red:
Design bf16_unit, start of the top module:
module bf16_unit
# (parameter G = 6) (
    input  clk,
    input  reset,
    input  [15:0] in1,
    input  [15:0] in2,
    input  [15:0] in3,
    input  [15:0] in4,
    input  [15:0] in5,
    input  [15:0] in6,
    input  [15:0] in7,
    input  [15:0] in8,
    input  [15:0] in9,
    input  [15:0] in10,
    input  [15:0] in11,
    input  [15:0] in12,
    input  [15:0] in13,
    input  [15:0] in14,
    input  [15:0] in15,
    input  [15:0] in16,
    input  [15:0] in17,
    input  [15:0] in18,
    input  [4:0] funct5,
    output wire [15:0] result
);
For scale: about 19000 cells after synthesis, roughly 310 I/O pins, ~170000 um2 of cells after synthesis.
==> flow/config.mk <==
export PLATFORM = sky130hd
export DESIGN_NAME = bf16_unit
export DESIGN_NICKNAME = bf16_unit
export VERILOG_FILES = /design/flow/design.v
export SDC_FILE = /design/flow/constraint.sdc
export NUM_CORES = 4
export LEC_CHECK = 0
export ABC_AREA = 0
export CAP_MARGIN = 20
export CORE_MARGIN = 2
export CORE_UTILIZATION = 72
export CTS_CLUSTER_DIAMETER = 350
export CTS_CLUSTER_SIZE = 14
export PLACE_DENSITY_LB_ADDON = 0.07
export SETUP_SLACK_MARGIN = 1.27
export SLEW_MARGIN = 20
export TNS_END_PERCENT = 5
==> flow/constraint.sdc <==
create_clock -name core_clock -period 4.26 [get_ports {clk}]
set_input_delay 0.8520 -clock core_clock [delete_from_list [all_inputs] [get_ports {clk}]]
set_output_delay 0.8520 -clock core_clock [all_outputs]
set_load 0.01 [all_outputs]
run.sh (not shown) runs the stock make flow with config.mk's settings and CLKGATE_MAP_FILE=.
Ran to the end and failed final checks on setup timing: red.
What blue does differently from red at the input level:
# red
export LEC_CHECK = 0
export ABC_AREA = 0
export CAP_MARGIN = 20
export CORE_MARGIN = 2
export CORE_UTILIZATION = 72
export CTS_CLUSTER_DIAMETER = 350
export CTS_CLUSTER_SIZE = 14
export PLACE_DENSITY_LB_ADDON = 0.07
export SETUP_SLACK_MARGIN = 1.27
export SLEW_MARGIN = 20
export TNS_END_PERCENT = 5
create_clock -name core_clock -period 4.26 [get_ports {clk}]
# blue
export LEC_CHECK = 0
export CAP_MARGIN = 20
export CORE_MARGIN = 2
export CORE_UTILIZATION = 72
export CTS_CLUSTER_DIAMETER = 350
export CTS_CLUSTER_SIZE = 14
export SLEW_MARGIN = 20
create_clock -name core_clock -period 4.86 [get_ports {clk}]
--- outcome ---
Diff red -> blue | non-clock buffer count | down by more than a quarter. Post-CTS clock slew at the launch and capture registers of the worst setup and hold paths: blue vs red, no meaningful difference. Higher top fanout value on the critical path among blue and red: red. Re worst setup slack: blue is 0.40 ns up on red. Detailed route, blue vs red: via total lower for blue. blue: all stages done; final checks FAILED (setup timing). Re proportion of cell area occupied by registers: blue is 1.1 points up on red. Diff red -> blue: utilization moved down; wire length has decreased; quantity of gates resized following cts lost 78%.
## Diff of input files: green against blue
# blue
export LEC_CHECK = 0
export CAP_MARGIN = 20
export CORE_MARGIN = 2
export CORE_UTILIZATION = 72
export CTS_CLUSTER_DIAMETER = 350
export CTS_CLUSTER_SIZE = 14
export SLEW_MARGIN = 20
create_clock -name core_clock -period 4.86 [get_ports {clk}]
# green
export LEC_CHECK = 0
export CAP_MARGIN = 20
export CORE_MARGIN = 2
export CORE_UTILIZATION = 72
export CTS_CLUSTER_DIAMETER = 67
export CTS_CLUSTER_SIZE = 14
export PLACE_DENSITY = 0.4
export SETUP_SLACK_MARGIN = 1.37
export SLEW_MARGIN = 20
create_clock -name core_clock -period 4.82 [get_ports {clk}]
==> comparison <==
green finished every stage; the final checks, however, were not passed, the failures being antenna rules, setup timing. The clock tree buffer count of the final layout in green sits 18 above the value recorded for blue. The run showing the greater length of routed met2 wiring is green. On total placed instance area, the higher figure sits with green, not blue. Compared with blue, green instantiates a larger number of cells.
## Diff of input files: orange against green
# green
export LEC_CHECK = 0
export CAP_MARGIN = 20
export CORE_MARGIN = 2
export CORE_UTILIZATION = 72
export CTS_CLUSTER_DIAMETER = 67
export CTS_CLUSTER_SIZE = 14
export PLACE_DENSITY = 0.4
export SETUP_SLACK_MARGIN = 1.37
export SLEW_MARGIN = 20
create_clock -name core_clock -period 4.82 [get_ports {clk}]
# orange
export LEC_CHECK = 0
export ABC_AREA = 1
export CAP_MARGIN = 20
export CORE_MARGIN = 2
export CORE_UTILIZATION = 72
export CTS_CLUSTER_DIAMETER = 372
export CTS_CLUSTER_SIZE = 14
export PLACE_DENSITY = 0.6
export SLEW_MARGIN = 20
create_clock -name core_clock -period 4.45 [get_ports {clk}]
### Flow results
The area after detailed placement in orange is 1.06 times that in green. The layout from orange, despite a flow that completed every stage, fails the layout checks, with the failing checks listed as setup timing. orange vs green: tapcell count up in orange. Setup WNS green -> orange: better. Diff green -> orange | proportion of cell area occupied by registers | decrease of 1.1 points. Maximum vdd ir drop went up by more than 10% going from green to orange.
--- input diff orange..purple ---
# orange
export LEC_CHECK = 0
export ABC_AREA = 1
export CAP_MARGIN = 20
export CORE_MARGIN = 2
export CORE_UTILIZATION = 72
export CTS_CLUSTER_DIAMETER = 372
export CTS_CLUSTER_SIZE = 14
export PLACE_DENSITY = 0.6
export SLEW_MARGIN = 20
create_clock -name core_clock -period 4.45 [get_ports {clk}]
# purple
export LEC_CHECK = 0
export CAP_MARGIN = 20
export CORE_MARGIN = 2
export CORE_UTILIZATION = 72
export PLACE_DENSITY = 0.42
export SLEW_MARGIN = 20
create_clock -name core_clock -period 7.25 [get_ports {clk}]
[summary]
purple was carried through to the last stage, and its layout satisfied the timing, DRC and antenna checks. On purple: worst hold margin is 0.033 ns higher than what orange gave. Summary — chip area from the yosys synthesis statistics, purple relative to orange: lower, by about 6%. | fraction of the mapped netlist area in simple logic gates | higher: orange |. Per the comparison of purple with orange, multi-input gate area in the final layout has increased, total iterations of the first detailed-routing run shrank by 4, count of standard-cell rows fell by 5, routed length on met2 moved down, final clock period utilization by the worst path lost 13 points. Comparing purple and orange, the higher design area was measured on orange. Measured against purple, the number of buffers inserted during clock tree synthesis of orange comes out at 0.840 times the reference value.
Power figures rest on the tool's default switching activity, not on a simulated workload.
